==> job 5797 <==
Design top, start of the top module:
module top(
    input clk, rst,
    input [3:0] key_in,
    output [6:0] seg,
    output [7:0] sel,
    output reg [2:0] led, sel_led,
    output buz
);
clock: 4.47 ns
lec_check: 0
abc_area: 1
cap_margin: 20
core_aspect_ratio: 1.37
core_margin: 2
core_utilization: 72
cts_cluster_diameter: 392
cts_cluster_size: 99
slew_margin: 20
run.sh (not shown) runs the stock make flow with config.mk's settings and CLKGATE_MAP_FILE=.
==> job 3162 (differences from job 5797) <==
==> flow/config.mk (replaced) <==
export PLATFORM = sky130hd
export DESIGN_NAME = top
export DESIGN_NICKNAME = top
export VERILOG_FILES = /design/flow/design.v
export SDC_FILE = /design/flow/constraint.sdc
export NUM_CORES = 4
export LEC_CHECK = 0
export CAP_MARGIN = 20
export CORE_MARGIN = 2
export CORE_UTILIZATION = 56
export SLEW_MARGIN = 20
==> flow/constraint.sdc (replaced) <==
create_clock -name core_clock -period 8.76 [get_ports {clk}]
set_input_delay 1.7520 -clock core_clock [delete_from_list [all_inputs] [get_ports {clk}]]
set_output_delay 1.7520 -clock core_clock [all_outputs]
set_load 0.01 [all_outputs]
==> job 8075 (differences from job 5797) <==
--- a/flow/config.mk
+++ b/flow/config.mk
@@ -8,8 +8,8 @@
 export ABC_AREA = 1
 export CAP_MARGIN = 20
-export CORE_ASPECT_RATIO = 1.37
 export CORE_MARGIN = 2
 export CORE_UTILIZATION = 72
-export CTS_CLUSTER_DIAMETER = 392
+export CTS_CLUSTER_DIAMETER = 369
 export CTS_CLUSTER_SIZE = 99
-export SLEW_MARGIN = 20
+export SETUP_SLACK_MARGIN = -0.44
+export SLEW_MARGIN = 0
==> flow/constraint.sdc (replaced) <==
create_clock -name core_clock -period 4.56 [get_ports {clk}]
set_input_delay 0.9120 -clock core_clock [delete_from_list [all_inputs] [get_ports {clk}]]
set_output_delay 0.9120 -clock core_clock [all_outputs]
set_load 0.01 [all_outputs]
==> job 5596 (differences from job 5797) <==
--- a/flow/config.mk
+++ b/flow/config.mk
@@ -8,8 +8,8 @@
 export ABC_AREA = 1
 export CAP_MARGIN = 20
-export CORE_ASPECT_RATIO = 1.37
 export CORE_MARGIN = 2
 export CORE_UTILIZATION = 72
-export CTS_CLUSTER_DIAMETER = 392
-export CTS_CLUSTER_SIZE = 99
+export CTS_CLUSTER_DIAMETER = 355
+export PLACE_DENSITY_LB_ADDON = 0.02
+export SETUP_SLACK_MARGIN = 1.33
 export SLEW_MARGIN = 20
==> flow/constraint.sdc (replaced) <==
create_clock -name core_clock -period 4.65 [get_ports {clk}]
set_input_delay 0.9300 -clock core_clock [delete_from_list [all_inputs] [get_ports {clk}]]
set_output_delay 0.9300 -clock core_clock [all_outputs]
set_load 0.01 [all_outputs]
==> qor summary <==
Final Worst Setup Slack: job 5797 -1.09 ns; job 3162 1.31 ns; job 5596 -0.686 ns; job 8075 -0.404 ns
Number of clock buffers in the layout: job 5797 18; job 3162 18; job 5596 21; job 8075 23
FA/HA/MAJ Cells, Area Fraction: job 5797 5.71%; job 3162 5.61%; job 5596 5.71%; job 8075 5.71%
Floorplan row count: job 5797 49; job 3162 48; job 5596 42; job 8075 42
Nets@finish: job 5797 1453; job 3162 1192; job 5596 1418; job 8075 1421
WP data required: job 5797 3.58 ns; job 3162 7.01 ns; job 5596 3.72 ns; job 8075 3.65 ns
Total die size: job 5797 14300 um^2; job 3162 18600 um^2; job 5596 14300 um^2; job 8075 14300 um^2
Average instance area after synthesis: job 5797 7.61 um^2; job 3162 8.61 um^2; job 5596 7.61 um^2; job 8075 7.61 um^2
Sequential portion of the cell area: job 5797 33.9%; job 3162 37.3%; job 5596 34.4%; job 8075 35.0%
Cells on worst reg2reg path: job 5797 11; job 3162 11; job 5596 13; job 8075 13
Number of instances in the synthesized netlist: job 5797 1267; job 3162 1140; job 5596 1267; job 8075 1267
Core Region: job 5797 13100 um^2; job 3162 17200 um^2; job 5596 13100 um^2; job 8075 13100 um^2
Run status: job 5797 failed layout checks; job 3162 finished clean; job 5596 failed layout checks; job 8075 failed layout checks
Layout check failures: job 5797 setup timing; job 3162 -; job 5596 setup timing; job 8075 setup timing
Share of total power in combinational logic: job 5797 4.1%; job 3162 3.7%; job 5596 3.9%; job 8075 4.0%
Final weighted congestion in routability-driven placement: job 5797 0.934; job 3162 0.921; job 5596 0.997; job 8075 0.951
Top power consumer group: job 5797 registers; job 3162 registers; job 5596 the clock network; job 8075 the clock network
FILL cells: job 5797 600; job 3162 1512; job 5596 657; job 8075 707
Count of routing violations after the opening detailed-route iteration: job 5797 1210; job 3162 547; job 5596 1495; job 8075 962
Worst setup path endpoint: job 5797 seg[6]; job 3162 seg[3]; job 5596 seg[0]; job 8075 seg[0]
Destination of the worst register-to-register timing path: job 5797 u_timer.data[17]$_DFFE_PN0P_; job 3162 u_stopwatch.data[20]$_DFFE_PN0P_; job 5596 u_timer.data[17]$_DFFE_PN0P_; job 8075 u_timer.data[17]$_DFFE_PN0P_
Overall global routing resource usage: job 5797 37.3%; job 3162 24.7%; job 5596 35.7%; job 8075 34.4%
Detailed-placement wirelength estimate: job 5797 16800 um; job 3162 15400 um; job 5596 16500 um; job 8075 16700 um
Post-CTS Setup Bufs: job 5797 18; job 3162 0; job 5596 27; job 8075 2


==> exp/pepper: inputs <==
Starting RTL as in the previous note.
clock: 4.52 ns
lec_check: 0
abc_area: 0
cap_margin: 20
core_margin: 2
core_utilization: 72
cts_cluster_diameter: 26
cts_cluster_size: 15
place_density: 0.35
setup_slack_margin: 1.31
slew_margin: 20
==> exp/amber: changes against exp/pepper <==
- ABC_AREA: 0 -> unset
- CORE_UTILIZATION: 72 -> 40
- CTS_CLUSTER_DIAMETER: 26 -> unset
- CTS_CLUSTER_SIZE: 15 -> unset
- GPL_ROUTABILITY_DRIVEN: unset -> 0
- PLACE_DENSITY: 0.35 -> unset
- PLACE_DENSITY_LB_ADDON: unset -> 0.24
- SETUP_SLACK_MARGIN: 1.31 -> unset
==> flow/constraint.sdc (replaced) <==
create_clock -name core_clock -period 10.0 [get_ports {clk}]
set_input_delay 2.0000 -clock core_clock [delete_from_list [all_inputs] [get_ports {clk}]]
set_output_delay 2.0000 -clock core_clock [all_outputs]
set_load 0.01 [all_outputs]
==> exp/delta: changes against exp/pepper <==
- ABC_AREA: 0 -> 1
- CTS_CLUSTER_DIAMETER: 26 -> 199
- CTS_CLUSTER_SIZE: 15 -> 90
- PLACE_DENSITY: 0.35 -> unset
- PLACE_DENSITY_LB_ADDON: unset -> 0.14
- SETUP_SLACK_MARGIN: 1.31 -> unset
==> flow/constraint.sdc (replaced) <==
create_clock -name core_clock -period 4.48 [get_ports {clk}]
set_input_delay 0.8960 -clock core_clock [delete_from_list [all_inputs] [get_ports {clk}]]
set_output_delay 0.8960 -clock core_clock [all_outputs]
set_load 0.01 [all_outputs]
==> qor summary <==
|  | exp/amber | exp/pepper | exp/delta |
|---|---|---|---|
| Synth Area in Simple Gates | 23.38% | 23.38% | 26.54% |
| Clock buffer cells | 20 | 19 | 20 |
| Area of the mapped netlist | 0.009821 mm2 | 0.009821 mm2 | 0.009642 mm2 |
| Inverters excl. clock | 42 | 42 | 198 |
| Data arrival time at the worst-slack endpoint | 5.75 ns | 4.80 ns | 4.56 ns |
| Cell Area, Placed | 0.01032 mm2 | 0.01116 mm2 | 0.01061 mm2 |
| Area inside the core boundary | 0.02418 mm2 | 0.01330 mm2 | 0.01314 mm2 |
| Worst slew pin tran | 1.006 ns | 0.9748 ns | 0.8280 ns |
| Cell-internal power | 1076 uW | 2249 uW | 2291 uW |
| Run status | no timing/DRC/antenna violations | complete, but fails checks | complete, but fails checks |
| Reasons for failing layout checks | - | setup timing | setup timing |
| Total length of routed met3 wires | 961 um | 3127 um | 2758 um |
| Worst setup startpoint | u_seg.idx[1] | - | u_seg.idx[0] |
| Final cell utilization of the core | 45.17% | 92.16% | 89.34% |
| Synthesized-area fraction occupied by xor and xnor cells | 3.746% | 3.746% | 2.816% |
| Met3 track demand over resource in global routing | 3.435% | 7.406% | 6.702% |
| Final instance count without filler cells | 1480 | 1481 | 1579 |
| GP Congestion | - | 1.009 | 0.9696 |


==> fjord <==
Starting RTL as in the previous note.
Settings: LEC_CHECK=0, ABC_AREA=1, CAP_MARGIN=0, CELL_PAD_IN_SITES_DETAIL_PLACEMENT=2, CELL_PAD_IN_SITES_GLOBAL_PLACEMENT=1, CORE_MARGIN=10, CORE_UTILIZATION=59, CTS_CLUSTER_SIZE=78, GPL_ROUTABILITY_DRIVEN=0, GPL_TIMING_DRIVEN=0, HOLD_SLACK_MARGIN=0.14, MAX_ROUTING_LAYER=met4, MIN_ROUTING_LAYER=met1, PLACE_DENSITY_LB_ADDON=0.02, SETUP_SLACK_MARGIN=0.01, SLEW_MARGIN=10, TNS_END_PERCENT=85; clock period 5.72 ns.
==> onyx (differences from fjord) <==
==> flow/config.mk (replaced) <==
export PLATFORM = sky130hd
export DESIGN_NAME = top
export DESIGN_NICKNAME = top
export VERILOG_FILES = /design/flow/design.v
export SDC_FILE = /design/flow/constraint.sdc
export NUM_CORES = 4
export LEC_CHECK = 0
export CAP_MARGIN = 0
export CELL_PAD_IN_SITES_GLOBAL_PLACEMENT = 1
export CORE_MARGIN = 5
export CORE_UTILIZATION = 52
export CTS_CLUSTER_SIZE = 17
export HOLD_SLACK_MARGIN = 0.14
export MAX_ROUTING_LAYER = met5
export MIN_ROUTING_LAYER = met1
export PLACE_DENSITY_LB_ADDON = 0.24
export SETUP_SLACK_MARGIN = 1.66
export SLEW_MARGIN = 20
==> flow/constraint.sdc (replaced) <==
create_clock -name core_clock -period 9.7 [get_ports {clk}]
set_input_delay 1.9400 -clock core_clock [delete_from_list [all_inputs] [get_ports {clk}]]
set_output_delay 1.9400 -clock core_clock [all_outputs]
set_load 0.01 [all_outputs]
==> tundra (differences from fjord) <==
==> flow/config.mk (replaced) <==
export PLATFORM = sky130hd
export DESIGN_NAME = top
export DESIGN_NICKNAME = top
export VERILOG_FILES = /design/flow/design.v
export SDC_FILE = /design/flow/constraint.sdc
export NUM_CORES = 4
export LEC_CHECK = 0
export CAP_MARGIN = 0
export CELL_PAD_IN_SITES_GLOBAL_PLACEMENT = 1
export CORE_MARGIN = 2
export CORE_UTILIZATION = 65
export CTS_CLUSTER_SIZE = 17
export HOLD_SLACK_MARGIN = 0.3
export MAX_ROUTING_LAYER = met5
export MIN_ROUTING_LAYER = met1
export SLEW_MARGIN = 20
==> flow/constraint.sdc (replaced) <==
create_clock -name core_clock -period 5.68 [get_ports {clk}]
set_input_delay 1.1360 -clock core_clock [delete_from_list [all_inputs] [get_ports {clk}]]
set_output_delay 1.1360 -clock core_clock [all_outputs]
set_load 0.01 [all_outputs]
==> comparison table <==
|  | fjord | tundra | onyx |
|---|---|---|---|
| Insertion delay at the late pin of the worst-skew pair | - | 430 ps | 430 ps |
| Die outline width | 148 um | 127 um | 147 um |
| Post-Synthesis Cells | 1,267 | 1,140 | 1,140 |
| Total of cells resized after clock tree synthesis | - | 23 | 0 |
| Routed wire length per instance | - | 16.5 um | 16.2 um |
| Worst EP required | - | 4540 ps | 7760 ps |
| Fraction of power consumed by combinational cells | - | 3.9% | 3.8% |
| Combinational group power | - | 0.0919 mW | 0.0528 mW |
| Largest stage delay, worst path | - | 430 ps | 740 ps |
| Via-per-instance ratio | - | 6.22 | 5.91 |
| Portion of the post-synthesis area used by sequential elements | 41.7% | 40.9% | 40.9% |
| GRT met2 Usage | - | 47.0% | 33.4% |
| Register-to-Register Setup Slack | - | 2430 ps | 6360 ps |
| Placed Cells incl. Taps | - | 1,345 | 1,357 |
| Area share of xor/xnor cells in the synthesized design | 2.82% | 3.75% | 3.75% |
| Total power density per cell area | - | 213 mW/mm^2 | 128 mW/mm^2 |
| Antenna violations before repair | - | 0 | 0 |
| Result of the run | stopped before the end | no timing/DRC/antenna violations | no timing/DRC/antenna violations |
| Stage where the flow stopped | detailed placement | - | - |
| Register share of total power | - | 49.3% | 49.8% |
| Final core occ | - | 76.5% | 57.7% |
Power and IR drop assume default switching activity.
